### flow/run.sh
#!/bin/bash
# the make line also repeats each setting of config.mk as NAME=value (left out here)
make -C /OpenROAD-flow-scripts/flow DESIGN_CONFIG=/design/flow/config.mk WORK_HOME=/design/flow/orfs CLKGATE_MAP_FILE= finish
### flow/config.mk
export PLATFORM = sky130hd
export DESIGN_NAME = top_logic
export DESIGN_NICKNAME = top_logic
export VERILOG_FILES = /design/flow/design.v
export SDC_FILE = /design/flow/constraint.sdc
export NUM_CORES = 4
export LEC_CHECK = 0
export ABC_AREA = 1
export CAP_MARGIN = 10
export CELL_PAD_IN_SITES_DETAIL_PLACEMENT = 1
export CELL_PAD_IN_SITES_GLOBAL_PLACEMENT = 0
export CORE_MARGIN = 4
export CORE_UTILIZATION = 67
export CTS_CLUSTER_DIAMETER = 207
export GPL_ROUTABILITY_DRIVEN = 0
export HOLD_SLACK_MARGIN = 0.19
export MAX_ROUTING_LAYER = met5
export MIN_ROUTING_LAYER = met2
export SETUP_SLACK_MARGIN = -0.42
export SLEW_MARGIN = 25
export TNS_END_PERCENT = 60
### flow/constraint.sdc
create_clock -name core_clock -period 24.7 [get_ports {clk}]
set_input_delay 4.9400 -clock core_clock [delete_from_list [all_inputs] [get_ports {clk}]]
set_output_delay 4.9400 -clock core_clock [all_outputs]
set_load 0.01 [all_outputs]
### flow/design.v
`timescale 1ns / 1ps
module spi_module
(
    input               I_clk       ,  
    input               I_rst_n     , 
    input               I_tx_en     , 
    input        [15:0]  I_data_in   , 
    output  reg  [7:0]  O_data_out  , 
    input               I_spi_miso  ,  
    output  reg         O_spi_sck   ,  
    output  reg         O_spi_cs    ,  
    output  reg         O_spi_mosi     
);
reg [5:0]   state      ; 
always @(posedge I_clk)
begin
    if(!I_rst_n)
        begin
            state  <=  6'd0    ;
            O_spi_cs    <=  1'b1    ;
            O_spi_sck   <=  1'b0    ;
            O_spi_mosi  <=  1'b0    ;
            O_data_out  <=  8'd0    ;
        end 
    else if(I_tx_en) 
        begin
            if(state==6'd50)
            begin
                state  <=  6'd0                    ; 
            end 
             O_spi_cs    <=  1'b0    ;  
            case(state)
                6'd1, 6'd3 , 6'd5 , 6'd7  , 
                6'd9, 6'd11, 6'd13, 6'd15 ,
                6'd17, 6'd19, 6'd21, 6'd23 ,
                6'd25 , 6'd27, 6'd29, 6'd31 : 
                    begin
                        O_spi_sck   <=  1'b1                ;
                        state  <=  state + 1'b1   ;
                    end
                6'd0:     
                    begin
                        O_spi_mosi  <=  I_data_in[15]        ;
                        O_spi_sck   <=  1'b0                ;
                        state  <=  state + 1'b1   ;          
                    end
                6'd2:     
                    begin
                        O_spi_mosi  <=  I_data_in[14]        ;
                        O_spi_sck   <=  1'b0                ;
                        state  <=  state + 1'b1   ;
                    end
                6'd4:     
                    begin
                        O_spi_mosi  <=  I_data_in[13]        ;
                        O_spi_sck   <=  1'b0                ;
                        state  <=  state + 1'b1   ;
                    end 
                6'd6:     
                    begin
                        O_spi_mosi  <=  I_data_in[12]        ;
                        O_spi_sck   <=  1'b0                ;
                        state  <=  state + 1'b1   ;
                    end 
                6'd8:     
                    begin
                        O_spi_mosi  <=  I_data_in[11]        ;
                        O_spi_sck   <=  1'b0                ;
                        state  <=  state + 1'b1   ;
                    end                            
                6'd10:     
                    begin
                        O_spi_mosi  <=  I_data_in[10]        ;
                        O_spi_sck   <=  1'b0                ;
                        state  <=  state + 1'b1   ;
                    end 
                6'd12:     
                    begin
                        O_spi_mosi  <=  I_data_in[9]        ;
                        O_spi_sck   <=  1'b0                ;
                        state  <=  state + 1'b1   ;
                    end 
                6'd14:     
                    begin
                        O_spi_mosi  <=  I_data_in[8]        ;
                        O_spi_sck   <=  1'b0                ;
                        state  <=  state + 1'b1   ;
                    end
                                   6'd16:     
                                       begin
                                           O_spi_mosi  <=  I_data_in[7]        ;
                                           O_spi_sck   <=  1'b0                ;
                                           state  <=  state + 1'b1   ;
                                       end
                                   6'd18:     
                                       begin
                                           O_spi_mosi  <=  I_data_in[6]        ;
                                           O_spi_sck   <=  1'b0                ;
                                           state  <=  state + 1'b1   ;
                                       end
                                   6'd20:     
                                       begin
                                           O_spi_mosi  <=  I_data_in[5]        ;
                                           O_spi_sck   <=  1'b0                ;
                                           state  <=  state + 1'b1   ;
                                       end 
                                   6'd22:     
                                       begin
                                           O_spi_mosi  <=  I_data_in[4]        ;
                                           O_spi_sck   <=  1'b0                ;
                                           state  <=  state + 1'b1   ;
                                       end 
                                   6'd24:     
                                       begin
                                           O_spi_mosi  <=  I_data_in[3]        ;
                                           O_spi_sck   <=  1'b0                ;
                                           state  <=  state + 1'b1   ;
                                       end                            
                                   6'd26:     
                                       begin
                                           O_spi_mosi  <=  I_data_in[2]        ;
                                           O_spi_sck   <=  1'b0                ;
                                           state  <=  state + 1'b1   ;
                                       end 
                                   6'd28:     
                                       begin
                                           O_spi_mosi  <=  I_data_in[1]        ;
                                           O_spi_sck   <=  1'b0                ;
                                           state  <=  state + 1'b1   ;
                                       end 
                                   6'd30:     
                                       begin
                                           O_spi_mosi  <=  I_data_in[0]        ;
                                           O_spi_sck   <=  1'b0                ;
                                           state  <=  state + 1'b1   ;
                                       end
                6'd32, 6'd34 , 6'd36 , 6'd38  , 
                6'd40, 6'd42, 6'd44, 6'd46, 6'd48 : 
                    begin
                        O_spi_sck  <=  1'b0                ;
                        state  <=  state + 1'b1   ;
                    end
                6'd33:     
                    begin                       
                        O_spi_sck       <=  1'b1                ;
                        state      <=  state + 1'b1   ;
                    end
                6'd35:     
                    begin
                        O_spi_sck       <=  1'b1                ;
                        state      <=  state + 1'b1   ;
                        O_data_out[7]   <=  I_spi_miso          ; 
                    end
                6'd37:     
                    begin
                        O_spi_sck       <=  1'b1                ;
                        state      <=  state + 1'b1   ;
                        O_data_out[6]   <=  I_spi_miso          ; 
                    end 
                6'd39:     
                    begin
                        O_spi_sck       <=  1'b1                ;
                        state      <=  state + 1'b1   ;
                        O_data_out[5]   <=  I_spi_miso          ; 
                    end 
                6'd41:     
                    begin
                        O_spi_sck       <=  1'b1                ;
                        state      <=  state + 1'b1   ;
                        O_data_out[4]   <=  I_spi_miso          ; 
                    end                            
                6'd43:     
                    begin
                        O_spi_sck       <=  1'b1                ;
                        state      <=  state + 1'b1   ;
                        O_data_out[3]   <=  I_spi_miso          ; 
                    end 
                6'd45:     
                    begin
                        O_spi_sck       <=  1'b1                ;
                        state      <=  state + 1'b1   ;
                        O_data_out[2]   <=  I_spi_miso          ; 
                    end 
                6'd47:     
                    begin
                        O_spi_sck       <=  1'b1                ;
                        state      <=  state + 1'b1   ;
                        O_data_out[1]   <=  I_spi_miso          ; 
                    end
                        6'd49:     
                                 begin
                                     O_spi_sck       <=  1'b1                ;
                                     state      <=  state + 1'b1   ;
                                     O_data_out[0]   <=  I_spi_miso          ; 
                                      O_spi_cs<=1'b1;
                                 end
                default:; 
            endcase 
        end    
    else
        begin
            state  <=  6'd0    ;
            O_spi_cs    <=  1'b1    ;
            O_spi_sck   <=  1'b0    ;
            O_spi_mosi  <=  1'b0    ;
            O_data_out  <=  8'd0    ;
        end   
end
endmodule
`timescale 1ns / 1ps
module spi_control(
        clk,
        I_rst_n,
        I_tx_en,
        rst,
        spi_x_out,
        spi_y_out,
        I_spi_miso,
        O_spi_sck,
        O_spi_cs,
        O_spi_mosi
    );
    input clk;
    output reg [3:0]spi_x_out;
    output reg[3:0]spi_y_out;
    input  I_rst_n; 
    input  I_tx_en;
    input  rst; 
    input    I_spi_miso;  
    output  wire         O_spi_sck;  
    output  wire         O_spi_cs  ;  
    output  wire         O_spi_mosi ;    
    wire [7:0]spi_data_out;
    reg [15:0]spi_data_in;
    spi_module spi(
        .I_clk(clk),
        .I_rst_n(I_rst_n), 
        .I_tx_en(I_tx_en), 
        .I_data_in(spi_data_in), 
        .O_data_out(spi_data_out), 
       .I_spi_miso(I_spi_miso) ,  
       .O_spi_sck(O_spi_sck)   ,  
       .O_spi_cs(O_spi_cs)    ,  
       .O_spi_mosi(O_spi_mosi)    
    );
    integer i;
    always@(posedge clk)
    begin
      if(rst)
      begin
        i=0;
        spi_data_in<=16'b0;
        spi_x_out<=4'b0;
        spi_y_out<=4'b0;
      end
      else
      begin
        i=i+1;
        if(i==1)
        begin
            spi_data_in<=16'b0000_1011_0000_1111;
        end
        else if(i==100)
        begin
             spi_y_out<=spi_data_out[3:0];
        end
        else if(i==101)
        begin
            spi_data_in<=16'b0000_1011_0001_0001;
        end
        else if(i==200)
        begin
             spi_x_out<=spi_data_out[3:0];
             i=0;
        end
      end
    end
endmodule
`timescale 1ns / 1ps
module draw_bullet1 #(parameter R=12)(
        clk,
        hcount,
        vcount,
        x,
        y,
        pixel
    );
    input clk;
    input [10:0]hcount;
    input [9:0]vcount;
    output wire [11:0]pixel;
    input [10:0]x;
    input [9:0]y;
    reg[11:0]color;
    always@(posedge clk)
    begin
        if ((hcount-x)*(hcount-x)+(vcount-y)*(vcount-y)<=R*R)
            color<=12'b1111_1111_1111;
        else
            color<=12'b0;
    end
    assign pixel=color;
endmodule
`timescale 1ns / 1ps
module draw_bullet2 #(parameter R=12)(
        clk,
        hcount,
        vcount,
        x,
        y,
        pixel
    );
    input clk;
    input [10:0]hcount;
    input [9:0]vcount;
    output wire [11:0]pixel;
    input [10:0]x;
    input [9:0]y;
    reg[11:0]color;
    always@(posedge clk)
    begin
        if ((hcount-x)*(hcount-x)+(vcount-y)*(vcount-y)<=R*R)
            color<=12'b1111_1111_1111;
        else
            color<=12'b0;
    end
    assign pixel=color;
endmodule
`timescale 1ns / 1ps
module bullet_move #(parameter X=500,Y=500)(
        frame,
        clk,
        rst,
        score,
        x,
        y,
        over
    );
    input frame;
    input clk;
    input rst;
    output reg [15:0]score;  
    output reg [10:0]x;
    output reg [9:0]y;
    input over;
    reg over_reg;
    reg [1:0] v_x;
    reg [1:0] v_y;
    reg sw_x; 
    reg sw_y; 
    always@(posedge clk)
    begin
        if(rst)
        begin
            x<=X;
            y<=Y;
            v_x<=2;
            v_y<=2;
            score<=0;
            sw_x<=0;
            sw_y<=0;
        end
        else if ( frame == 1 &&over==0) 
        begin
                    if(x==2||x==3)begin sw_x<=1;score<=score+1'b1;end
                     else if(x==762||x==761)begin sw_x<=0;score<=score+1'b1;end
                     if(y==36||y==37)begin sw_y<=1;score<=score+1'b1;end
                     else if (y==562||y==561)begin sw_y<=0;score<=score+1'b1;end
              if(sw_x==0)x<=x-v_x;
              else x<=x+v_x;
              if(sw_y==0)y<=y-v_y;
              else y<=y+v_y;
                   if(score[3:0]==10)
                            begin score[3:0]<=0;score[7:4]<=score[7:4]+1;end
                            if(score[7:4]==10)
                            begin score[7:4]<=0;score[11:8]<=score[11:8]+1;end
                            if(score[11:8]==10)
                            begin score[11:8]<=0;score[15:12]<=score[15:12]+1;end
                            if(score[15:12]==10)
                            begin score[11:8]<=0;end      
        end
    end
endmodule
`timescale 1ns / 1ps
module bullet_move2 #(parameter X=200,Y=500)(
        frame,
        clk,
        rst,
        x,
        y
    );
    input frame;
    input clk;
    input rst;
    output reg [10:0]x;
    output reg [9:0]y;
    reg over_reg;
    reg [1:0] v_x;
    reg [1:0] v_y;
    reg sw_x; 
    reg sw_y; 
    reg [3:0]tcount;
    always@(posedge clk)
    begin
         if(rst)
         begin
             sw_x<=0;
             sw_y<=0;
         end
         else
         begin
             if(x<=2)begin sw_x<=1;end
             else if(x>=762)begin sw_x<=0;end
             if(y<=36)begin sw_y<=1;end
             else if (y>=562)begin sw_y<=0;end
         end
    end
    always@(posedge clk)
    begin
        if(rst )
        begin
            x<=X;
            y<=Y;
            v_x<=2;
            v_y<=3;
        end
        else if ( frame == 1 ) 
        begin
              if(sw_x==0)x<=x-v_x;
              else x<=x+v_x;
              if(sw_y==0)y<=y-v_y;
              else y<=y+v_y;
        end
    end
endmodule
`timescale 1ns / 1ps
module draw_player1(
        clk,
        rst,
        frz,
        color_change,
        hcount,
        vcount,
        x,
        y,
        pixel,
        bullet1_x,
        bullet1_y,
        bullet2_x,
        bullet2_y,
        over
    );
    input clk;
    input rst;
    input frz;
    input color_change;
    input [10:0]hcount;
    input [9:0]vcount;
    input [10:0]x;
    input [9:0]y;
    output wire [11:0]pixel;
    input [10:0]bullet1_x;
    input [9:0]bullet1_y;
    input [10:0]bullet2_x;
    input [9:0]bullet2_y;
    output reg over;
    reg [11:0]pixel_reg;
    assign pixel=pixel_reg;
    reg [11:0]color_reg;
    integer R;
    reg [31:0]count;
    always@(posedge clk)
    begin
      if(rst)
      begin
        R<=10;
        count<=0;
        color_reg<=12'b0110_1100_0011;
        over<=0;
      end
      else
      begin
        if(frz)begin color_reg<=12'b0110_1100_0011;over<=0;end
        if(~frz)
         count <=count+1;
         if(count[20]==1&&color_change==0&&R>7)
         begin
            R<=R-2;
            count[20]<=0;
            color_reg<=color_reg+12'b0011_0011_0011;
         end
         if(count[19]==1)
         begin
                count[19] <=0;
                count[20]<=~count[20];
                R<=R+1;
         end
         if(x<2+R||(x+R)>762||(y-R)<36||(y+R)>562||
                  ((x-bullet1_x)*(x-bullet1_x)+(y-bullet1_y)*(y-bullet1_y)<(R+12)*(R+12))
                  ||
                  ((x-bullet2_x)*(x-bullet2_x)+(y-bullet2_y)*(y-bullet2_y)<(R+12)*(R+12))
                  )
         begin over<=1;R<=400;end
         else over<=0;
      end
    end
    always@(posedge clk)
    begin
        if ((hcount-x)*(hcount-x)+(vcount-y)*(vcount-y)<R*R)
        begin
                 pixel_reg<=color_reg;
        end
        else pixel_reg<=12'b0;
    end
endmodule
`timescale 1ns / 1ps
module player1_move #(parameter X = 500, Y = 200)(
    	frame, 
        clk,
        rst,
        frz,
        up,
        down,
        right,
        left,
        x,
        y,
        pattern_select,
        spi_x_out,
        spi_y_out
    );
    input frame;
    input clk;
    input rst;
    input frz;
    input up;
    input down;
    input right;
    input left;
    output reg [10:0]x;
    output reg [9:0]y;
    input pattern_select;
    input [3:0]spi_x_out;
    input [3:0]spi_y_out;
    reg signed [3:0]v_x;
    reg signed [3:0]v_y;
    reg [1:0]xdirect; 
    reg [1:0]ydirect; 
    always@(posedge clk)
    begin
        if ( rst ) 
            begin
                      x<=X;
                      y<=Y;
                      v_x<=1;
                      v_y<=1;
            end
        else if ( frame == 1 ) 
        begin
            if(pattern_select==0)
            begin
               if(left)x<=x-v_x;
               if(right)x<=x+v_x;
               if(up)y<=y-v_y;
               if(down)y<=y+v_y;
            end
            else 
            begin
                if(spi_x_out==1||spi_x_out==2)x<=x-v_x;
                else if(spi_x_out==3||spi_x_out==4)x<=x-2*v_x;
                else if(spi_x_out==4'b1110||spi_x_out==4'b1101)x<=x+v_x;
                else if(spi_x_out==4'b1100||spi_x_out==4'b1011)x<=x+2*v_x;
                if(spi_y_out==1||spi_y_out==2)y<=y+v_y;
                else if(spi_y_out==3||spi_y_out==4)y<=y+2*v_y;
                else if(spi_y_out==4'b1110||spi_y_out==4'b1101)y<=y-v_y;
                else if(spi_y_out==4'b1100||spi_y_out==4'b1011)y<=y-2*v_y;
            end
        end
    end
endmodule
`timescale 1ns / 1ps
module draw_board(
     clk,
     hcount,
     vcount,
     pixel
    );
    input clk;
    input [10:0] hcount;
    input [9:0] vcount;
    output wire [11:0] pixel;
    reg [11:0]pixel_reg;
    assign pixel=pixel_reg;
    always @ (posedge clk)
    begin
        if ( hcount == 0 || vcount == 30 || hcount == 768 || vcount == 568 )
            pixel_reg <= 12'hFFF;
        else
            pixel_reg <= 12'b0;
    end
endmodule
`timescale 1ns / 1ps
module final_out#(parameter WIDTH = 10,   
               HEIGHT = 40)(
    clk,
    rst,
    bullet1,
    bullet2,
    player,
    board,
    final_pixel,
    over,
    hcount,
    vcount
    );
    input clk;
    input rst;
    input [11:0]bullet1;
    input [11:0]bullet2;
    input [11:0]player;
    input [11:0]board;
    input [10:0]hcount;
    input [9:0]vcount;
    input over;
    output reg [11:0]final_pixel;
    reg [11:0]pixel_reg;
    localparam [7:0] x = 120;
    localparam [7:0] y = 245;
    always@(posedge clk)
    begin
        if(rst)begin final_pixel<=0;pixel_reg<=0;end
        else
            if(over==0)
             final_pixel <= board | bullet1 | bullet2 | player;
            else
            begin
                if(over==1)
                  if (
                                    ((hcount >= (x + 5*WIDTH + 3*HEIGHT) && hcount < (x + 6*WIDTH + 3*HEIGHT)) && (vcount >= y && vcount < (y + 2*WIDTH + HEIGHT))) ||  
                                    ((hcount >= (x + 5*WIDTH + 3*HEIGHT) && hcount < (x + 6*WIDTH + 3*HEIGHT)) && (vcount >= (y + 2*WIDTH + HEIGHT) && vcount < (y + 2*WIDTH + 2*HEIGHT))) ||  
                                    ((hcount >= (x + 5*WIDTH + 3*HEIGHT) && hcount < (x + 7*WIDTH + 4*HEIGHT)) && (vcount >= (y + 2*WIDTH + 2*HEIGHT) && vcount < (y + 3*WIDTH + 2*HEIGHT))) ||  
                                    ((hcount >= (x + 8*WIDTH + 4*HEIGHT) && hcount < (x + 10*WIDTH + 5*HEIGHT)) && (vcount >= y && vcount < (y + WIDTH))) ||  
                                    ((hcount >= (x + 8*WIDTH + 4*HEIGHT) && hcount < (x + 9*WIDTH + 4*HEIGHT)) && (vcount >= (y + WIDTH) && vcount < (y + 2*WIDTH + HEIGHT))) ||  
                                    ((hcount >= (x + 8*WIDTH + 4*HEIGHT) && hcount < (x + 9*WIDTH + 4*HEIGHT)) && (vcount >= (y + 2*WIDTH + HEIGHT) && vcount < (y + 2*WIDTH + 2*HEIGHT))) ||  
                                    ((hcount >= (x + 8*WIDTH + 4*HEIGHT) && hcount < (x + 10*WIDTH + 5*HEIGHT)) && (vcount >= (y + 2*WIDTH + 2*HEIGHT) && vcount < (y + 3*WIDTH + 2*HEIGHT))) ||  
                                    ((hcount >= (x + 9*WIDTH + 5*HEIGHT) && hcount < (x + 10*WIDTH + 5*HEIGHT)) && (vcount >= (y + WIDTH) && vcount < (y + 2*WIDTH + HEIGHT))) ||  
                                    ((hcount >= (x + 9*WIDTH + 5*HEIGHT) && hcount < (x + 10*WIDTH + 5*HEIGHT)) && (vcount >= (y + 2*WIDTH + HEIGHT) && vcount < (y + 2*WIDTH + 2*HEIGHT))) || 
                                    ((hcount >= (x + 11*WIDTH + 5*HEIGHT) && hcount < (x + 13*WIDTH + 6*HEIGHT)) && (vcount >= y && vcount < (y + WIDTH))) ||  
                                    ((hcount >= (x + 11*WIDTH + 5*HEIGHT) && hcount < (x + 12*WIDTH + 5*HEIGHT)) && (vcount >= (y + WIDTH) && vcount < (y + WIDTH + HEIGHT))) ||  
                                    ((hcount >= (x + 11*WIDTH + 5*HEIGHT) && hcount < (x + 13*WIDTH + 6*HEIGHT)) && (vcount >= (y + WIDTH + HEIGHT) && vcount < (y + 2*WIDTH + HEIGHT))) ||  
                                    ((hcount >= (x + 12*WIDTH + 6*HEIGHT) && hcount < (x + 13*WIDTH + 6*HEIGHT)) && (vcount >= (y + 2*WIDTH + HEIGHT) && vcount < (y + 2*WIDTH + 2*HEIGHT))) ||  
                                    ((hcount >= (x + 11*WIDTH + 5*HEIGHT) && hcount < (x + 13*WIDTH + 6*HEIGHT)) && (vcount >= (y + 2*WIDTH + 2*HEIGHT) && vcount < (y + 3*WIDTH + 2*HEIGHT))) || 
                                    ((hcount >= (x + 14*WIDTH + 6*HEIGHT) && hcount < (x + 16*WIDTH + 7*HEIGHT)) && (vcount >= y && vcount < (y + WIDTH))) ||  
                                    ((hcount >= (x + 14*WIDTH + 6*HEIGHT + HEIGHT/2) && hcount < (x + 15*WIDTH + 6*HEIGHT + HEIGHT/2)) && (vcount >= y && vcount < (y + 2*WIDTH + HEIGHT))) ||  
                                    ((hcount >= (x + 14*WIDTH + 6*HEIGHT + HEIGHT/2) && hcount < (x + 15*WIDTH + 6*HEIGHT + HEIGHT/2)) && (vcount >= (y + 2*WIDTH + HEIGHT) && vcount < (y + 3*WIDTH + 2*HEIGHT))) 
                                   )
                                   pixel_reg <= 12'h0FF;
                               else 
                                   pixel_reg <= 12'b0;
                  final_pixel<=pixel_reg;     
       end
    end
endmodule
`timescale 1ns / 1ps
module vga(
        clk, 
		rst,
		frz,
		color_change,
		score2,
		vsync,
		hsync,
		VGA_R,
		VGA_G,
		VGA_B,
		up,
		down,
		right,
		left,
		pattern_select,
		over,
		spi_x_out,
		spi_y_out
    );
    input clk; 
    input rst;
    input frz;
    input color_change;
    output vsync;
    output hsync;
    output [3:0] VGA_R;
    output [3:0] VGA_G;
    output [3:0] VGA_B;
    input up;
    input down;
    input right;
    input left;
    wire [15:0]score;
    output wire [15:0]score2;
    input pattern_select;
    input [3:0]spi_x_out;
    input [3:0]spi_y_out;
    wire [11:0]pixel;
    wire [10:0] bullet1_x;
    wire [9:0] bullet1_y;
    wire[11:0]bullet1_pixel;
    wire [10:0] bullet2_x;
    wire [9:0] bullet2_y;
    wire[11:0]bullet2_pixel;
    wire [10:0]player_x;
    wire  [9:0]player_y;
    wire[11:0]player_pixel;
    wire [11:0]board_pixel;
    output wire over;
    reg	 vs;
    reg hs;
    reg [10:0] hcount;
    reg [9:0] vcount;
    reg [9:0] counter;
    reg frame;
    wire hsyncon;
    wire hsyncoff;
    wire hreset;
    wire vclk;
    assign hsyncon = (hcount == 855);
    assign hsyncoff = (hcount == 975);
    assign hreset = (hcount == 1039);
    wire vsyncon,vsyncoff,vreset;
    assign vsyncon = hreset & (vcount == 636);
    assign vsyncoff = hreset & (vcount == 642);
    assign vreset = hreset & (vcount == 665);
    assign vclk = 1'b1;
    always @(posedge clk) 
    begin
        if (rst == 1)  
        begin
            hcount <= 0;
            vcount <= 0;
            vs <= 1;
            hs <= 1;
            counter <= 0;
            frame <= 0;
        end
        else 
        begin
            if ( vclk == 1 ) 
            begin
                hcount <= hreset ? 0 : hcount + 1; 
                hs <= hsyncon ? 0 : hsyncoff ? 1 : hs;   
                vcount <= hreset ? (vreset ? 0 : vcount + 1) : vcount; 
                vs <= vsyncon ? 0 : vsyncoff ? 1 : vs;   
                if ( vs == 0 )
                    counter <= counter + 1;
                if ( counter ==  30 &&  frz == 0)    
                begin
                    counter <= 0;
                    frame <= 1;
                end
                else
                    frame <= 0;
            end
        end
    end
    draw_bullet1 bullet1(
        .clk(clk),
        .hcount(hcount),
        .vcount(vcount),
        .x(bullet1_x),
        .y(bullet1_y),
        .pixel(bullet1_pixel)
    );
    bullet_move movebullet1(
         .frame(frame),
         .clk(clk),
         .rst(rst),
         .score(score2),
         .x(bullet1_x),
         .y(bullet1_y),
         .over(over)
    );
    draw_bullet2 bullet2(
        .clk(clk),
        .hcount(hcount),
        .vcount(vcount),
        .x(bullet2_x),
        .y(bullet2_y),
        .pixel(bullet2_pixel)
    );
    bullet_move2 movebullet2(
         .frame(frame),
         .clk(clk),
         .rst(rst),
         .x(bullet2_x),
         .y(bullet2_y)
    );
    draw_player1 player(
        .clk(clk),
        .rst(rst),
        .frz(frz),
        .hcount(hcount),
        .vcount(vcount),
        .x(player_x),
        .y(player_y),
        .color_change(color_change),
        .pixel(player_pixel),
        .bullet1_x(bullet1_x),
        .bullet1_y(bullet1_y),
        .bullet2_x(bullet2_x),
        .bullet2_y(bullet2_y),
        .over(over)
    );
    player1_move moveplayer1(
    	.frame(frame), 
        .clk(clk),
        .rst(rst),
        .frz(frz),
	    .up(up),
        .down(down),
        .right(right),
        .left(left),
        .x(player_x),
        .y(player_y),
        .pattern_select(pattern_select),
        .spi_x_out(spi_x_out),
        .spi_y_out(spi_y_out)
    );
    draw_board board1(
        .clk(clk),
        .hcount(hcount),
        .vcount(vcount),
        .pixel(board_pixel)
    );
    final_out finalout(
        .clk(clk),
        .rst(rst),
        .bullet1(bullet1_pixel),
        .bullet2(bullet2_pixel),
        .player(player_pixel),
        .board(board_pixel),
        .final_pixel(pixel),
        .over(over),
		.hcount(hcount),
        .vcount(vcount)
    );
    assign VGA_R=pixel[11:8];
    assign VGA_G=pixel[7:4];
    assign VGA_B=pixel[3:0];
    assign vsync = ~vs;
    assign hsync = ~hs;
endmodule
`timescale 1ns / 1ps
module seg_display(
        clk,
        rst,
        seven_seg,
        sel,
        over,
        idata
    );
    input clk;
    input rst;
    input[15:0]idata;
    output [7:0]seven_seg;
    output [7:0]sel;
    input over;
    reg [31:0] count;
    reg [7:0]seg_reg;
    reg[7:0]sel_reg;
    reg [3:0]disp_data;
    assign seven_seg=seg_reg;
    assign sel=sel_reg;
    always@(posedge clk)
    begin
         if(rst)
                count <=0;
         else
         begin
         count <=count+1;
         if(count==500000)
                count <=1;
         end
    end
    always@(*)    
             begin
                 case(count[13:11])
                 3'b000:disp_data<=idata[3:0];
                 3'b001:disp_data<=idata[7:4];
                 3'b010:disp_data<=idata[11:8];
                 3'b011:disp_data<=idata[15:12];             
                 default:disp_data<=4'b1111;
                 endcase
    end 
    always@(*)
    begin
            case(disp_data)
            4'h0: seg_reg=8'hc0;
            4'h1: seg_reg=8'hf9;
            4'h2: seg_reg=8'ha4;
            4'h3: seg_reg=8'hb0;
            4'h4: seg_reg=8'h99;
            4'h5: seg_reg=8'h92;
            4'h6: seg_reg=8'h82;
            4'h7: seg_reg=8'hf8;
            4'h8: seg_reg=8'h80;
            4'h9: seg_reg=8'h90;
            default:seg_reg<=8'hff;
            endcase
    end
    always@(*)
           begin
               case(count[13:11])
               3'b000:sel_reg<=8'b1111_1110;
               3'b001:sel_reg<=8'b1111_1101;
               3'b010:sel_reg<=8'b1111_1011;
               3'b011:sel_reg<=8'b1111_0111;
               3'b100:sel_reg<=8'b1110_1111;
               3'b101:sel_reg<=8'b1101_1111;
               3'b110:sel_reg<=8'b1011_1111;
               3'b111:sel_reg<=8'b0111_1111;
               endcase
     end
endmodule
`timescale 1ns / 1ps
module top_logic(  
		clk,
		rst,
		frz,
		level,
		Dout,
		vsync,
		hsync,
		VGA_R,
		VGA_G,
		VGA_B,
		BTNU,
		BTND,
		BTNL,
		BTNR,
        seven_seg,
        sel,
        pattern_select,
         I_spi_miso,
         O_spi_sck,
         O_spi_cs,
         O_spi_mosi
);
	input clk;
    input rst;
    input frz;
    input [4:0]level;
    input Dout;
    output vsync;
    output hsync;
    output [3:0] VGA_R;
    output [3:0] VGA_G;
    output [3:0] VGA_B;
    input BTNU;
    input BTND;
    input BTNR;
    input BTNL;
    output [7:0]seven_seg;
    output [7:0] sel;
    wire left;
    wire right;
    wire up;
    wire down;
    assign left=BTNL;
    assign right=BTNR;
    assign up=BTNU;
    assign down=BTND;
    input    I_spi_miso;  
    output  wire         O_spi_sck;  
    output  wire         O_spi_cs  ;  
    output  wire         O_spi_mosi ;    
    input pattern_select;
    wire [3:0]spi_x_out;
    wire [3:0]spi_y_out;
    wire [15:0]score;
    wire over;
   spi_control spi(
                .clk(clk),
                .I_rst_n(!rst),
                .I_tx_en(1'b1),
                .rst(rst),
                .spi_x_out(spi_x_out),
                .spi_y_out(spi_y_out),
                .I_spi_miso(I_spi_miso),
                .O_spi_sck(O_spi_sck),
                .O_spi_cs(O_spi_cs),
                .O_spi_mosi(O_spi_mosi)
    );
    vga VGA( 
			 .clk(clk),
			 .rst(rst),
			 .frz(~frz),
			 .color_change(Dout),
			 .score2(score),
			 .vsync(vsync),
			 .hsync(hsync),
			 .VGA_R(VGA_R),
			 .VGA_G(VGA_G),
			 .VGA_B(VGA_B),
			 .up(up),
			 .down(down),
			 .right(right),
			 .left(left),
			 .pattern_select(pattern_select),
			 .over(over),
			 .spi_x_out(spi_x_out),
			 .spi_y_out(spi_y_out)
	);
    seg_display seg(
            .clk(clk),
            .seven_seg(seven_seg),
            .sel(sel),
            .rst(rst),
            .over(over),
            .idata(score)
    );
endmodule
==> run summary, run 1 <==
Results of an implementation run.

The number of instances in the synthesized netlist is around 14000. The cell count listed in synth_stat.txt is 14100. The die width is 419 um.

The most instantiated library cell after synthesis is sky130_fd_sc_hd__inv_1. The cell-mix breakdown from Yosys lists the simple-gate area share as 0.156. In this run, distinct cell masters in the synthesized netlist total 68. The post-synth net total is 17600. The proportion of register bits with asynchronous set or reset after synthesis is 0.

The xor and xnor fraction of the mapped netlist area is 0.0429. The biggest area contributor in the post-synthesis netlist is sky130_fd_sc_hd__fa_1. The flow did not finish. The share of synthesized area occupied by flip-flops and latches is 0.0538. The summed standard-cell area reported by yosys is about 110000 sq um. Counting flops and latches in the post-synthesis netlist gives 304. For this configuration, the core starts out at a cell density of 0.675. Measured against the total synthesized area, the mux share comes to 0.000354. The tool reported: "[ERROR DPL-0033] detailed placement checks failed during check placement".

Counting flops with a built-in enable in the synthesized netlist gives 0. The top cell type's share of synthesized area is 0.418. The standard-cell row count is 150. The dominant combinational cell family by area after synthesis is adder cells. The adder and majority cell fraction of the synthesized area is 0.542.

The I/O pin total is 48. The most common flop cell mapped by yosys is sky130_fd_sc_hd__dfxtp_1. Per the placement log, port buffering inserted 41 buffers. The synthesis warning total is 12. The post-synthesis share of cell area spent on and-or and or-and gates is 0.0612. The synthesized netlist occupies a cell area of 113000 sq um. By area the synthesized netlist is led by sky130_fd_sc_hd__fa_1, sky130_fd_sc_hd__inv_1, sky130_fd_sc_hd__ha_1, sky130_fd_sc_hd__nand2_1, sky130_fd_sc_hd__dfxtp_1. Sorting the synthesized cells by how often they occur yields sky130_fd_sc_hd__inv_1, sky130_fd_sc_hd__fa_1, sky130_fd_sc_hd__nand2_1, sky130_fd_sc_hd__nor2_1, sky130_fd_sc_hd__ha_1. Per the post-synthesis stats, the area per cell is 8.00 sq um. The die height is 419 um. The placeable core region is 168000 sq um. Per the run summary, the flow got no further than detailed placement.

The total die area is 176000 sq um.
==> run 2, diff against run 1 <==
- ABC_AREA: 1 -> unset
- CAP_MARGIN: 10 -> 20
- CELL_PAD_IN_SITES_DETAIL_PLACEMENT: 1 -> unset
- CELL_PAD_IN_SITES_GLOBAL_PLACEMENT: 0 -> unset
- CORE_MARGIN: 4 -> 2
- CORE_UTILIZATION: 67 -> 58
- CTS_CLUSTER_DIAMETER: 207 -> unset
- GPL_ROUTABILITY_DRIVEN: 0 -> unset
- HOLD_SLACK_MARGIN: 0.19 -> unset
- MAX_ROUTING_LAYER: met5 -> unset
- MIN_ROUTING_LAYER: met2 -> unset
- SETUP_SLACK_MARGIN: -0.42 -> unset
- SLEW_MARGIN: 25 -> 20
- TNS_END_PERCENT: 60 -> unset
- clock period: 24.7 -> 13.3 ns (I/O delays scaled with it)
==> run 2 against run 1 <==
  * The layout now fails its checks (negative setup slack)
  * Die size up 8.1%
  * Synthesized cell count is 14% lower
  * Synthesized area fell by 4.6%
==> run summary, run 2 <==
Physical implementation

Yosys printed 12 warnings. Per the final timing report, the hold violations number 0. The number of global-route vias before repair was 87800.

Per the placement log, port buffering inserted 41 buffers. The total via count in the routed design is around 80000. Per the CTS log, the root buffer master is sky130_fd_sc_hd__clkbuf_16. For this block, the initial DRC count from the detailed router was 4357. Max-slew check failures listed in the final report amount to 0. The commonest cells after synthesis are sky130_fd_sc_hd__inv_1, sky130_fd_sc_hd__fa_1, sky130_fd_sc_hd__ha_1, sky130_fd_sc_hd__nor2_1, sky130_fd_sc_hd__nand2_1. The most common flop cell mapped by yosys is sky130_fd_sc_hd__dfxtp_1. The kind of capture point of the worst setup path is a flip-flop.

In this run the critical register-to-register path is launched from VGA.vcount[0]$_SDFFE_PP0P_. The initial antenna violation count is 8. The area growth from synthesis to final layout is 9.12%.

The number of different library cells in the post-synthesis netlist is 97. The later pin in the worst-skew pair is clocked with a latency of around 0.63 ns. The post-synth net total is 15600.

The CTS clock-pin slew for the worst setup and hold paths is 0.07 ns. The post-synthesis share of cell area spent on and-or and or-and gates is 0.0707.

The worst reg-to-reg setup slack is -0.29 ns. The script parses the final routing iteration and logs DRC violations as 0. Looking at the critical path, the single cell with the biggest stage delay is sky130_fd_sc_hd__fa_1.

The cell count listed in synth_stat.txt is 12100. Yosys reports the multiplexer fraction of the synthesized area as 0.00496. The cell seen most often among critical-path stages is sky130_fd_sc_hd__fa_1. The clock period minus final worst setup slack is 13.59 ns. The longest clock path from root to sink contains 3 buffers.

According to the timing report, the critical path is captured at VGA.bullet2.color[10]$_DFF_P_. The timing-limited maximum frequency is 73.6 MHz. The met1 track demand over resource in global routing is 0.420. On met2, the global router reports a usage of 0.523. The cell-mix breakdown from Yosys lists the adder-cell area share as 0.568.

Per the synth log, the flip-flop and latch total comes to 304. The count of H-tree levels built during CTS is 2. The xor and xnor fraction of the mapped netlist area is 0.0519. The run finished, with violations left. The maximum cell stage delay along the critical path is 0.60 ns. The global routing report lists combined usage of all routing layers as 0.310. The actual transition at the worst max-transition pin is 1.08 ns. The mapped netlist covers 108000 sq um. The global routing met3 resource utilization is 0.0339. The worst setup slack after layout is -0.286 ns. The arrival time of data at the worst endpoint is listed as 14.16 ns. The HPWL after detailed placement is roughly 250000 um. The number of buffers inserted during clock tree synthesis is 41. The floorplan step set the die height to 436 um. After the last flow step, the layout net total stands at 16100. The depth of the worst register-to-register path is 62. For reference, the most critical setup path is categorized as flip-flop to flip-flop. Setup repair after global routing could not meet its margin everywhere. The synthesized instance count is 12100. In this run the worst setup path begins at VGA.vcount[0]$_SDFFE_PP0P_. The cell-mix breakdown from Yosys lists the simple-gate area share as 0.124. The total die area is 190000 sq um. The required time of the worst setup path is 13.88 ns.

The utilization after layout is 0.636. The biggest area consumer among synthesized cells is sky130_fd_sc_hd__fa_1. The startpoint identified for the worst hold timing path is VGA.player.pixel_reg[0]$_SDFF_PP0_. STA reports the tightest min-delay check as being of type flip-flop to flip-flop. The worst hold path stage count is 1. The category of the worst setup path launch point is a flip-flop. The worst hold path terminates at VGA.finalout.final_pixel[0]$_SDFF_PP0_. The tree built by TritonCTS fans out to 304 sinks. The synthesis report lists the most area-consuming cells as sky130_fd_sc_hd__fa_1, sky130_fd_sc_hd__ha_1, sky130_fd_sc_hd__inv_1, sky130_fd_sc_hd__dfxtp_1, sky130_fd_sc_hd__nor2_1. The summed standard-cell area reported by yosys is ~110000 sq um.

The routed design shows a via density per instance of 5.36. The checks that failed were negative setup slack. The sum of buffers and inverters on the critical path is 20.

Each instance of the synthesized netlist takes up on average 8.90 sq um. The most instantiated library cell after synthesis is sky130_fd_sc_hd__inv_1. The layer with the highest usage is met2. The wire length per cell is 18.9 um. The critical-path maximum fanout is 5. The floorplan has ~160 rows. The first detailed-routing pass ran for 7 iterations. Among the non-sequential cells, adder cells take the most area. In the floorplan report the effective utilization is 0.583. The ratio of final minimum period to clock period is 1.02. The number of max-cap violations is 0. The share of synthesized area occupied by flip-flops and latches is 0.0563. Pin placement for this block handled 48 I/O pins.

In this run the critical register-to-register path is captured at VGA.bullet2.color[10]$_DFF_P_. Counting flops with an async set or reset pin after synthesis yields a share of 0. The OpenROAD warning count is 145.

Counting flops with a built-in enable in the synthesized netlist gives 0. The wire length reported by the detailed router is 285000 um. Per STA, the worst path accumulates the most delay in the family adder cells. The first global-routing pass estimated 468000 um of wire.

TritonCTS built the clock tree. The remaining global-route overflow is 0. The clock tree skew after final layout is 0.0289 ns.

The top cell type's share of synthesized area is 0.437. The total number of cells along the worst setup path is roughly 62. The final setup violation count is 2. Per the gpl log, the routability congestion estimate is between 0.9 and 1. The pin count of the biggest net entering global routing is 64. According to the floorplan report, the placeable core area is 185000 sq um.

The detail route stage leaves a number of antenna-violating nets equal to 0. Measured against its own limit, the worst slew margin works out to 0.271. The floorplan step set the die width to 436 um.
## run 2: metal layers
layer / wire length (um) / vias to the layer above
met5: 0 / -
met4: 10500 / 0
met3: 15000 / 422
met2: 138000 / 2073
met1: 122000 / 40700
li1: - / 37600
## run 2: cell type report
type | count | area, sq um
antenna | 3 | 7.51
clock buffer | 47 | 1060
clock inverter | 27 | 428
fill | 16100 | 67300
inverter | 3280 | 12300
multi-input combinational | 8279 | 89700
sequential | 304 | 6100
tap | 2480 | 3100
timing repair buffer | 660 | 5180
## run 2: per-stage QoR
| step | instances | TNS (ns) | cell area, sq um | hold slack [ns] | worst slack (ns) |
|---|---|---|---|---|---|
| floorplan | 12100 | -0.0154 | 108000 | 0.399 | -0.0154 |
| global placement | 15000 | -1.95 | 115000 | 0.424 | -1.17 |
| detailed placement | 15000 | -2.41 | 115000 | 0.428 | -1.42 |
| CTS | 15100 | -0.801 | 117000 | 0.441 | -0.455 |
| global route | 15100 | -1.76 | 118000 | 0.459 | -0.938 |
| finish | 15100 | -0.532 | 118000 | 0.437 | -0.286 |
## run 2: what timing repair did
action	4_1_cts	5_1_grt
gates resized	162	125
setup buffers	31	12
hold buffers	0	0
setup endpoints to repair	2	35
pin swaps	179	151
==> run 3, diff against run 2 <==
- CORE_UTILIZATION: 58 -> 40
- clock period: 13.3 -> 20.0 ns (I/O delays scaled with it)
==> run 3 against run 2 <==
  * The run now finishes clean
  * Via count decreased by 3.6%
  * Synthesized cell count unchanged
  * Synthesized area unchanged
  * Utilization decreased by 21 points
  * Sequential share of layout area increased by 0.14 points
  * Die size increased by 45%
==> run summary, run 3 <==
Physical implementation

In the global route stage, met1 resource usage came out at 0.286. The kind of capture point of the worst setup path is a flip-flop. The run finished with no timing, DRC or antenna violations.

The global-route met2 utilization is 0.342. The adder and majority cell fraction of the synthesized area is 0.568. The biggest area consumer among synthesized cells is sky130_fd_sc_hd__fa_1. The summed standard-cell area reported by yosys is 108000 sq um.

The smallest clock period supported by the final layout is computed as 16.58 ns. The timing report attributes the biggest portion of critical-path delay to adder cells. At the worst endpoint, the required time is between 20 and 25 ns. The HPWL after detailed placement is 230000 um. In the synthesized netlist, the dominant kind of combinational cell is adder cells. The final sum of negative setup slack is 0 ns. The final max-slew violation count recorded for this run is 0.

The basic-gate share of the synthesized area counting and, or, nand and nor cells is 0.124. The maximum cell stage delay along the critical path is between 0.6 and 0.7 ns.

Together, buffers and inverters on the worst path number 13. Setup repair after global routing left no endpoint under its margin. The tally of filler cells in the layout is around 27000. Yosys reported a register bit count of about 300.

In the synthesized netlist the dominant register cell turns out to be sky130_fd_sc_hd__dfxtp_1. Per the post-synthesis stats, the area per cell is 8.90 sq um. The worst setup slack after layout is 3.42 ns. The hold buffer count at cts is 0. As reported, the later end of the worst-skew pair has a clock insertion delay of 0.64 ns.

The depth of the worst register-to-register path is a little under 60. The initial antenna violation count is 4. The CTS clock-pin slew for the worst setup and hold paths is 0.07 ns.

The worst-case headroom to the max-slew limit is 0.299. The final setup violation count is 0. The share of synthesized area occupied by flip-flops and latches is 0.0563.

In this run the worst path has a maximum fanout of 14. Entering global routing, the biggest net connects just over 60 pins. The synthesized netlist was found by Yosys to have 12100 cells. The count of H-tree levels built during CTS is 2.

Input and output buffers added on the ports amount to 41. The placeable core region is ~270000 sq um. The count of nets left with antenna violations once routing finished came out at 0. The total track usage is 0.203. The start point of the worst hold path is VGA.movebullet2.x[10]$_SDFFE_PP0P_.

Of the total synthesized cell area, the portion taken by XOR and XNOR cells is 0.0519. The clock tree skew after final layout is 0.0669 ns. The remaining global-route overflow is 0. The proportion of register bits with asynchronous set or reset after synthesis is 0.

The I/O pin total is 48. The number of sinks driven by the clock tree is 304. The number of different library cells in the post-synthesis netlist is roughly 97. The endpoint of the worst hold path is reported as VGA.movebullet2.sw_x$_SDFFE_PP0P_.

The number of global-route vias before repair is 81700. The portion of synthesized area spent on multiplexers is 0.00496. At the floorplan stage, the core utilization is reported as 0.403. The detail-routed via count per cell is between 4 and 5. For this design, the slowest cell found on the critical path is sky130_fd_sc_hd__fa_1. The number of detailed-route iterations in the first pass is 6. STA reports a reg2reg setup slack of approximately 3.4 ns. The count of final hold-check violations is 0. The highest clock rate this design can be run at is 60.3 MHz.

The ratio of final minimum period to clock period is 0.829. The synthesis warning total is 12. The most instantiated library cell after synthesis is sky130_fd_sc_hd__inv_1. The first global-routing pass estimated 445000 um of wire. According to the finish report, the design has a final net count of 15600. The number of DRC violations after detailed-routing iteration 0 is 4883. The count of instances resized after the clock tree is built is 0. In this run the critical register-to-register path is launched from VGA.vcount[0]$_SDFFE_PP0P_. For reference, the top cells by area after synthesis are sky130_fd_sc_hd__fa_1, sky130_fd_sc_hd__ha_1, sky130_fd_sc_hd__inv_1, sky130_fd_sc_hd__dfxtp_1, sky130_fd_sc_hd__nor2_1. For the worst setup path, the data arrival time is between 15 and 20 ns. The total die area is 274000 sq um. The area growth from synthesis to final layout is 5.95%. The standard-cell row count is 190.

The post-placement worst setup slack is 3.52 ns. Walking the critical path from launch to capture passes slightly below 60 cell instances. The global routing met3 resource utilization is 0.0187. The report gives the cell count of the worst hold path as 1.

The die width is 524 um. The number of max-cap violations is 0. The OpenROAD warning count is 141. The number of post-CTS setup repair buffers is 0. STA classifies the critical path startpoint as a flip-flop. The top cell type's share of synthesized area is 0.437. The buffer type at the clock tree root is sky130_fd_sc_hd__clkbuf_16.

For the pin with the worst max-slew slack, the measured transition is 1.04 ns. The number of instances in the synthesized netlist is ~12000. Per the detail_route report, the via count comes to 77900. STA lists the endpoint of the worst register-to-register path as VGA.bullet2.color[10]$_DFF_P_. The post-synth net total is about 16000.

The post-synthesis share of cell area spent on and-or and or-and gates is 0.0707. TritonCTS built the clock tree. The final weighted congestion in routability-driven placement is 0.923. The path class of the lowest-slack min-delay path is flip-flop to flip-flop. Counting stages on the worst path, the most repeated cell is sky130_fd_sc_hd__fa_1. The DRC violation count after routing is 0. The wire length per cell is 17.2 um. Per the detailed-route log, wirelength across all metal layers totals 270000 um. In this run the cell area of the synthesized design comes to ~110000 sq um. The worst setup path is of the flip-flop to flip-flop kind. The number of buffers inserted during clock tree synthesis is 40. The synthesis run shows the most used standard cells to be sky130_fd_sc_hd__inv_1, sky130_fd_sc_hd__fa_1, sky130_fd_sc_hd__ha_1, sky130_fd_sc_hd__nor2_1, sky130_fd_sc_hd__nand2_1. Counting flops with a built-in enable in the synthesized netlist gives 0. Looking at the clock tree report, the maximum root-to-sink buffer count equals 3. The critical path endpoint is VGA.bullet2.color[10]$_DFF_P_. The die height is 524 um. The launch point of the critical path is VGA.vcount[0]$_SDFFE_PP0P_. The layer with the highest usage is met2.
-- run 3: stage by stage --
| step | utilization | std cells | instance area [sq um] | hold WS (ns) |
|---|---|---|---|---|
| floorplan | - | 12100 | 108000 | 0.399 |
| global placement | 0.421 | 15600 | 113000 | 0.402 |
| detailed placement | 0.421 | 15600 | 113000 | 0.419 |
| CTS | 0.426 | 15700 | 114000 | 0.429 |
| global route | 0.426 | 15700 | 114000 | 0.431 |
| finish | 0.426 | 15700 | 114000 | 0.421 |
-- run 3: layer usage --
metal  wire length (um)  vias up
li1                   -    36700
met1             122000    39000
met5                  0        -
met3              13600      299
met2             128000     1879
met4               5960        0
-- run 3: cell type report --
type	instances	area [sq um]	share of cell area
Multi-Input combinational cell	8279	88600	0.774
Clock inverter	22	388	0.00339
Sequential cell	304	6090	0.0532
Clock buffer	51	1090	0.00954
Inverter	3280	12300	0.108
Antenna cell	3	7.51	0.0000656
Tap cell	3552	4440	0.0388
Timing Repair Buffer	191	1540	0.0134
==> run 4, diff against run 3 <==
- ABC_AREA: unset -> 1
- CORE_UTILIZATION: 40 -> 72
- CTS_CLUSTER_DIAMETER: unset -> 324
- CTS_CLUSTER_SIZE: unset -> 95
- HOLD_SLACK_MARGIN: unset -> 0.29
- PLACE_DENSITY: unset -> 0.36
- TNS_END_PERCENT: unset -> 40
- clock period: 20.0 -> 7.37 ns (I/O delays scaled with it)
==> run 4 against run 3 <==
  * Die size fell by 42%
  * Synthesized cell count up 17%
  * The run now fails in global routing
  * Synthesized area is 4.8% higher
==> run summary, run 4 <==
Results of an implementation run.

The most frequently used library cell after synthesis is sky130_fd_sc_hd__inv_1. The basic-gate share of the synthesized area counting and, or, nand and nor cells is 0.156. The vertical die dimension reported for this design is 401 um. The share of the Yosys chip area taken by registers is 0.0538.

In this run the mean area of a mapped cell was 8.00 sq um. Counting flops with a built-in enable in the synthesized netlist gives 0. The run stopped with a tool error. In this run the count of I/O pins placed on the die edge is 48. The die width is 401 um. The global route stage reports its total congestion overflow as 194. The post-synthesis share of cell area spent on and-or and or-and gates is 0.0612.

The count of input and output buffers is 41. By count the netlist is led by sky130_fd_sc_hd__inv_1, sky130_fd_sc_hd__fa_1, sky130_fd_sc_hd__nand2_1, sky130_fd_sc_hd__nor2_1, sky130_fd_sc_hd__ha_1. Of the total synthesized cell area, the portion taken by full adders, half adders and majority gates is 0.542. The placeable core region is 156000 sq um.

The number of buffers between clock root and the deepest sink is 3. The final weighted congestion in routability-driven placement is roughly 1.1. The synthesized netlist has a Yosys-reported chip area of roughly 110000 sq um. Yosys reports the multiplexer fraction of the synthesized area as 0.000354. The CTS log lists the clock sinks for this run as a little over 300.

The total die area is 160000 sq um. The stage at which the run stopped is global routing. The top cell type's share of synthesized area is 0.418. After technology mapping, the gate count stands at 14100. The global routing report lists combined usage of all routing layers as 0.677. The number of different library cells in the post-synthesis netlist is between 60 and 70. Row generation in the floorplan step produced 145 rows. The number of storage elements in the synthesis netlist is just over 300. The biggest area contributor in the post-synthesis netlist is sky130_fd_sc_hd__fa_1. Grouping non-sequential cells by family puts the most area in adder cells.

The synthesized netlist occupies a cell area of ~110000 sq um. The xor and xnor fraction of the mapped netlist area is 0.0429. The hold buffer count at cts is 0.

At the placement stage, the worst setup path has a slack of -5.95 ns. The synthesis report lists the most area-consuming cells as sky130_fd_sc_hd__fa_1, sky130_fd_sc_hd__inv_1, sky130_fd_sc_hd__ha_1, sky130_fd_sc_hd__nand2_1, sky130_fd_sc_hd__dfxtp_1. The most common flop cell mapped by yosys is sky130_fd_sc_hd__dfxtp_1. The count of H-tree levels built during CTS is 1. Yosys reported that registers with async set or reset make up 0.

Per the CTS log, the root buffer master is sky130_fd_sc_hd__clkbuf_16. CTS added clock buffers totalling 8. The tool reported: "[ERROR GRT-0232] Routing congestion too high. Check the congestion heatmap in the GUI".

The cell count listed in synth_stat.txt is 14100. For this configuration, the core starts out at a cell density of 0.725. Note, the detailed placer reported a final HPWL of 346000 um. In this run, placement finished with an instance count of 18300. Warnings reported by Yosys during synthesis add up to 12. The number of nets in the synthesized netlist is approximately 18000.
run 4: routing by layer:
layer | GRT overflow | global-route usage
met5 | 0 | 0.208
met4 | 78 | 0.699
met3 | 7 | 0.449
met2 | 105 | 0.901
met1 | 4 | 0.665
run 4: stage by stage:
stage | utilization | instance area, sq um | hold WS [ns]
after global placement | 0.859 | 134000 | 0.449
after detailed placement | 0.859 | 134000 | 0.454
after CTS | 0.875 | 137000 | 0.402
after floorplan | - | 114000 | 0.422
run 4: repair_timing:
| item | CTS |
|---|---|
| resized | 420 |
| pin swaps | 277 |
| endpoints found under the setup margin | 47 |
| gates cloned | 4 |
| buffers inserted | 88 |
==> run 5, diff against run 4 <==
- ABC_AREA: 1 -> 0
- CELL_PAD_IN_SITES_GLOBAL_PLACEMENT: unset -> 0
- CORE_ASPECT_RATIO: unset -> 1.01
- CORE_UTILIZATION: 72 -> 58
- CTS_CLUSTER_DIAMETER: 324 -> unset
- CTS_CLUSTER_SIZE: 95 -> unset
- HOLD_SLACK_MARGIN: 0.29 -> unset
- MAX_ROUTING_LAYER: unset -> met4
- PLACE_DENSITY: 0.36 -> unset
- SETUP_SLACK_MARGIN: unset -> 2.05
- SLEW_MARGIN: 20 -> 25
- TNS_END_PERCENT: 40 -> 85
- clock period: 7.37 -> 19.9 ns (I/O delays scaled with it)
==> run 5 against run 4 <==
  * The run now finishes clean
  * Synthesized cell count is 14% lower
  * Die size grew 18%
  * Synthesized area decreased by 4.6%
==> run summary, run 5 <==
Physical implementation

The flow ran to the end and the layout has no timing, DRC or antenna violations. Per the synthesis report, the simple-gate share of the synthesized area is 0.124. The post-route worst hold slack is between 0.4 and 0.5 ns. Summing all multiplexer cells gives an area fraction of 0.00496. The startpoint identified for the worst hold timing path is VGA.movebullet2.x[10]$_SDFFE_PP0P_. The global route stage reports its total congestion overflow as 0. After the flow finishes, the layout carries non-filler instances totaling approximately 15000. The standard-cell row count is 159.

TritonRoute output was used to compute an average wire per cell of between 15 and 20 um. The number of nets handed over by synthesis was 15600. The critical-path maximum fanout is 14. In the hold timing report, the worst path depth is 1. Yosys instantiated no cell more often than sky130_fd_sc_hd__inv_1. The critical path endpoint is VGA.bullet2.color[10]$_DFF_P_. Looking at the critical path, the single cell with the biggest stage delay is sky130_fd_sc_hd__fa_1. The worst register-to-register path ends at VGA.bullet2.color[10]$_DFF_P_. Measured along the x axis, the die boundary spans 433 um.

The clock latency of the later-clocked register in the worst-skew pair is 0.62 ns. The required time of the worst setup path is 20.37 ns. The detailed placer reported the number of placed instances as 14600.

The timing report shows the most common cell along the critical path to be sky130_fd_sc_hd__fa_1. For this run, the total global-route usage over all layers was measured as 0.324. The cell family with the largest share of critical-path delay is adder cells.

By area the synthesized netlist is led by sky130_fd_sc_hd__fa_1, sky130_fd_sc_hd__ha_1, sky130_fd_sc_hd__inv_1, sky130_fd_sc_hd__dfxtp_1, sky130_fd_sc_hd__nor2_1. For flop-to-flop paths, the worst setup slack is approximately 3.1 ns. Of the total synthesized cell area, the portion taken by AND-OR and OR-AND cells is 0.0707.

In this run the tool buffered the top-level ports with about 41 buffer cells. In this run the standard cell core region covers 185000 sq um.

The worst setup path is captured at a flip-flop. The DRC violation count after routing is 0. For reference, the final report shows the hold violation count at 0. The worst-case headroom to the max-slew limit is 0.206. After layout, the minimum clock period comes to 16.77 ns. The first-pass GRT wire length is 466000 um. After synthesis, the largest family of logic cells by area is adder cells.

Entering global routing, the biggest net connects 73 pins. The proportion of register bits with asynchronous set or reset after synthesis is 0.

The biggest area consumer among synthesized cells is sky130_fd_sc_hd__fa_1. Yosys reports a chip area of about 110000 sq um. CTS placed an instance of sky130_fd_sc_hd__clkbuf_16 at the clock tree root. The synthesis warning total is 12. The timing report gives the clock slew at the launch and capture registers of the worst setup and hold paths as 0.07 ns. The launch point of the critical path is VGA.vcount[0]$_SDFFE_PP0P_.

The destination of the worst hold path is VGA.movebullet2.sw_x$_SDFFE_PP0P_. The largest single stage delay on the critical path is 0.62 ns. The final sum of negative setup slack is 0 ns.

The area of the mapped netlist is 108000 sq um. The cell count listed in synth_stat.txt is about 12000. The floorplan utilization is 0.583.

In this run the maximum-capacitance check reported violations numbering 0. Looking at the reg2reg group, the worst path starts from VGA.vcount[0]$_SDFFE_PP0P_. The initial antenna violation count was 9. In this run the full chip footprint comes out at ~190000 sq um. The detail-routed via count per cell is between 5 and 6.

The path class of the lowest-slack min-delay path is flip-flop to flip-flop. The category of the worst setup path launch point is a flip-flop. The final weighted congestion recorded by global placement is 0.934. The number of buffers between clock root and the deepest sink is 3.

The first TritonRoute pass finished after 6 iterations. The adder and majority cell fraction of the synthesized area is 0.568. The number of antenna-violating nets in the routed design is 0. The OpenROAD warning count is 142. The number of sinks driven by the clock tree is about 300. The signal arrival time at the worst endpoint is 17.24 ns. The total via count in the routed design is 80000.

Setup repair after global routing left no endpoint under its margin. For the pin with the worst max-slew slack, the measured transition is 1.18 ns. For the worst flop-to-flop path, the logic depth is 59.

The sum of buffers and inverters on the critical path is 12. The wire length reported by the detailed router is 287000 um. Counting flops and latches in the post-synthesis netlist gives 304. The HPWL after detailed placement is roughly 240000 um.

Counting pins that exceed their max-slew limit in the final report gives 0. From bottom edge to top edge, the die measures 438 um. The mean instance size in the synthesized netlist is 8.90 sq um. The final setup violation count is 0. The number of post-CTS setup repair buffers is 0.

The timing-limited maximum frequency is 59.6 MHz. The classification of the worst setup path is flip-flop to flip-flop. The share of synthesized area occupied by flip-flops and latches is 0.0563. Per the synthesis report, the XOR/XNOR share of the synthesized area is 0.0519. The floorplan report gives the top-level pin count as roughly 48. The count of H-tree levels built during CTS is 2. The commonest cells after synthesis are sky130_fd_sc_hd__inv_1, sky130_fd_sc_hd__fa_1, sky130_fd_sc_hd__ha_1, sky130_fd_sc_hd__nor2_1, sky130_fd_sc_hd__nand2_1.

The number of buffers inserted during clock tree synthesis is 38. Clock skew on the completed layout was measured at about 0.047 ns. TritonCTS built the clock tree.

Looking at the cell usage after synthesis, the top flip-flop cell is sky130_fd_sc_hd__dfxtp_1. The number of instances in the synthesized netlist is roughly 12000. The utilization after layout is 0.610.

The number of different library cells in the post-synthesis netlist is ~97. The number of nets at the end of the flow is 15600. The ratio of final minimum period to clock period is 0.843.

The area growth from synthesis to final layout is 4.76%. The number of DRC violations after detailed-routing iteration 0 is 5344. The STA report counts the stages on the worst setup path as 59. The count of flip-flops with a built-in enable after synthesis is 0. The top cell type's share of synthesized area is 0.437.

The number of global-route vias before repair is around 85000.
run 5: per-stage QoR:
stage / setup slack, ns / cell area [sq um]
finish: 3.13 / 113000
global route: 2.03 / 113000
CTS: 2.34 / 113000
detailed placement: 2.42 / 112000
global placement: 2.56 / 112000
floorplan: 5.60 / 108000
run 5: layout make-up:
class | instances | area [sq um]
inverters | 3280 | 12300
clock inverters | 20 | 315
fillers | 16700 | 72200
multi-input cells | 8279 | 88700
repair buffers | 208 | 1670
well taps | 2495 | 3120
diodes | 3 | 7.51
clock buffers | 47 | 995
flip-flops and latches | 304 | 6090
run 5: repair_timing:
item	in CTS	in global routing
gates resized	0	6
setup endpoints to repair	0	1
hold buffers	0	0
run 5: routing by layer:
metal  wire (um)  vias up  global-route usage  part of all wire
li1            -    36600                   -                 -
met1      126000    40600               0.452              0.44
met2      135000     2317               0.510              0.47
met3       17900      396              0.0346             0.062
met4        8840        0              0.0807             0.031
met5           0        -                   -                 0
==> run 6, diff against run 5 <==
- ABC_AREA: 0 -> unset
- CAP_MARGIN: 20 -> 40
- CELL_PAD_IN_SITES_GLOBAL_PLACEMENT: 0 -> unset
- CORE_ASPECT_RATIO: 1.01 -> unset
- CORE_UTILIZATION: 58 -> 24
- GPL_ROUTABILITY_DRIVEN: unset -> 0
- GPL_TIMING_DRIVEN: unset -> 1
- HOLD_SLACK_MARGIN: unset -> 0.12
- MAX_ROUTING_LAYER: met4 -> unset
- MIN_ROUTING_LAYER: unset -> met1
- PLACE_DENSITY: unset -> 0.56
- SETUP_SLACK_MARGIN: 2.05 -> 2.33
- SLEW_MARGIN: 25 -> 20
- TNS_END_PERCENT: 85 -> unset
- clock period: 19.9 -> 22.2 ns (I/O delays scaled with it)
==> run 6 against run 5 <==
  * Die size increased by 140%
  * Utilization decreased by 35 points
  * Count of clock-buffer cells in the layout increased by 2
  * Final cell count increased by 24%
  * Still clean on timing, DRC and antenna
  * Critical path depth decreased by 1
==> run summary, run 6 <==
Physical implementation

Sorting the synthesis cell report by count puts at the top sky130_fd_sc_hd__inv_1. For this run, the detailed router reports a per-instance via density of 4.30. The destination of the worst hold path is VGA.finalout.final_pixel[7]$_SDFF_PP0_. For reference, the top cells by area after synthesis are sky130_fd_sc_hd__fa_1, sky130_fd_sc_hd__ha_1, sky130_fd_sc_hd__inv_1, sky130_fd_sc_hd__dfxtp_1, sky130_fd_sc_hd__nor2_1. By instance count, the cell type seen most on the critical path is sky130_fd_sc_hd__fa_1. The proportion of register bits with asynchronous set or reset after synthesis is 0. The critical-path maximum fanout is 14.

The DRC violation count after routing is 0. The die width is approximately 670 um. The area growth from synthesis to layout is 8.82%. The I/O pin total is 48. Yosys reported a register bit count of 304. After synthesis, the netlist uses 97 different library cells. STA classifies the critical path startpoint as a flip-flop. The first-pass GRT wire length is 455000 um. The kind of capture point of the worst setup path is a flip-flop.

The worst reg-to-reg setup slack is 5.34 ns. The timing-limited maximum frequency is 59.3 MHz. The met1 track demand over resource in global routing is 0.170. The CTS log lists the clock sinks for this run as 304.

Port buffering added 41 buffers. For the final routed database, the setup TNS stands at 0 ns. The tool warning count for the run is around 140. The total number of cells along the worst setup path is approximately 58.

The cell family with the largest share of critical-path delay is adder cells. The critical path endpoint is VGA.bullet2.color[10]$_DFF_P_. Leaving out filler cells and counting taps, the final layout contains 18100. In this run the cell area of the synthesized design comes to 108000 sq um. The number of nets at the end of the flow is ~16000.

The required time of the worst setup path is 22.71 ns. The number of cells on the worst hold path is listed as 1. The count of flip-flops with a built-in enable after synthesis is 0.

Grouping non-sequential cells by family puts the most area in adder cells. The sequential cell area in the final layout is between 6000 and 7000 sq um. The path class of the lowest-slack min-delay path is flip-flop to flip-flop. The launch point of the critical path is VGA.vcount[0]$_SDFFE_PP0P_. Looking at hold timing, the worst path starts from VGA.player.pixel_reg[7]$_SDFF_PP0_. The area taken by multi-input combinational cells is reported as about 90000 sq um. The number of detailed-route iterations in the first pass is 5. The count of H-tree levels built during CTS is 2. The remaining global-route overflow is 0.

The count of final hold-check violations is 0. The xor and xnor fraction of the mapped netlist area is 0.0519. The mean instance size in the synthesized netlist is slightly below 9 sq um. The post-route worst hold slack is roughly 0.44 ns. The count of instances resized after the clock tree is built is 0. The wire length reported by the detailed router is 279000 um. Per the log, the first TritonRoute iteration ended with a DRC count of around 4400.

Yosys reports the multiplexer fraction of the synthesized area as 0.00496. The adder and majority cell fraction of the synthesized area is 0.568.

The post-placement worst setup slack is around 5.5 ns. Setup repair after global routing left no endpoint under its margin. The signal arrival time at the worst endpoint is 17.37 ns. For met3 alone, demand over resource in global routing was 0.0128. Entering global routing, the biggest net connects 79 pins.

The timing report gives the biggest stage delay along the critical path as 0.66 ns. Detailed routing inserted a total of 77800 vias. Global route summary, busiest routing layer listed as met2. The post-synthesis share of cell area spent on and-or and or-and gates is 0.0707.

The actual transition at the worst max-transition pin is between 0.9 and 1 ns. Once placement completed, the tool counted placed cells totaling 18000. Across the routed clock network, the largest skew measured is 0.0400 ns. The number of antenna-violating nets in the routed design is 0.

The placement-stage cell area is 116000 sq um. The wire length per cell is 15.4 um. The number of buffers between clock root and the deepest sink is 3.

Across the run, the number of max-cap violations was 0. Yosys printed 12 warnings. The max-slew check reports its worst relative slack as 0.359. The worst register-to-register path begins at VGA.vcount[0]$_SDFFE_PP0P_. The tally of filler cells in the layout is between 40000 and 50000.

The ratio of final minimum period to clock period is 0.760. The utilization after layout is 0.262. The number of max-slew violations in the final report is 0. The flow ran to the end and the layout has no timing, DRC or antenna violations. The timing report shows that the slowest cell on the worst path is sky130_fd_sc_hd__fa_1.

The most common flop cell mapped by yosys is sky130_fd_sc_hd__dfxtp_1. The cell count listed in synth_stat.txt is 12100. The final setup violation count is 0. Per Yosys stat, the portion of area used by sequential elements is 0.0563. For this configuration, the core starts out at a cell density of 0.241.

The die height is 675 um. Counting I/O delays and the setup requirement, the final critical path takes around 17 ns. The number of global-route vias before repair is between 80000 and 90000. The number of nets in the synthesized netlist is 15600. The number of buffers inserted during clock tree synthesis is roughly 40. The floorplan step defined a die boundary enclosing 456000 sq um.

Once layout is done, the placed cells without fillers occupy ~120000 sq um. Per the synthesis report, the simple-gate share of the synthesized area is 0.124. The TritonCTS clock tree is yes.

The summed standard-cell area reported by yosys is 108000 sq um. The global-route met2 utilization is 0.209. The initialized floorplan defines 246 standard-cell rows. The biggest area consumer among synthesized cells is sky130_fd_sc_hd__fa_1. The classification of the worst setup path is flip-flop to flip-flop.

The placeable core region is ~450000 sq um. The clock latency of the later-clocked register in the worst-skew pair is 0.62 ns.

The number of instances in the synthesized netlist is around 12000. After legalization and detailed placement, the total HPWL measured roughly 240000 um. The buffer type at the clock tree root is sky130_fd_sc_hd__clkbuf_16. The CTS clock-pin slew for the worst setup and hold paths is roughly 0.060 ns.

The initial antenna violation count was 2. In this run, post-CTS hold repair placed 0 buffers.

For reference, the top cells by count after synthesis are sky130_fd_sc_hd__inv_1, sky130_fd_sc_hd__fa_1, sky130_fd_sc_hd__ha_1, sky130_fd_sc_hd__nor2_1, sky130_fd_sc_hd__nand2_1. The number of cells on the worst reg-to-reg path is around 58. The total track usage is 0.124. The top cell type's share of synthesized area is 0.437. Once the clock tree was built, the setup fixing pass inserted 0 buffers. The script reports the combined buffer and inverter count of the critical path as 13. The endpoint of the worst-slack reg-to-reg timing path is VGA.bullet2.color[10]$_DFF_P_. The worst path meets setup with 5.34 ns of slack.
## run 6: routing by layer
metal	vias up	part of all wire
met4	0	0.030
met1	39000	0.45
li1	36700	-
met5	-	0
met3	335	0.049
met2	1837	0.47
## run 6: final cells by class
cell class / count / share of cell area
Tap cell: 5952 / 0.0633
Timing Repair Buffer: 219 / 0.0151
Inverter: 3280 / 0.105
Multi-Input combinational cell: 8279 / 0.754
Clock inverter: 22 / 0.00226
Sequential cell: 304 / 0.0518
Clock buffer: 49 / 0.00914
Antenna cell: 1 / 0.0000213
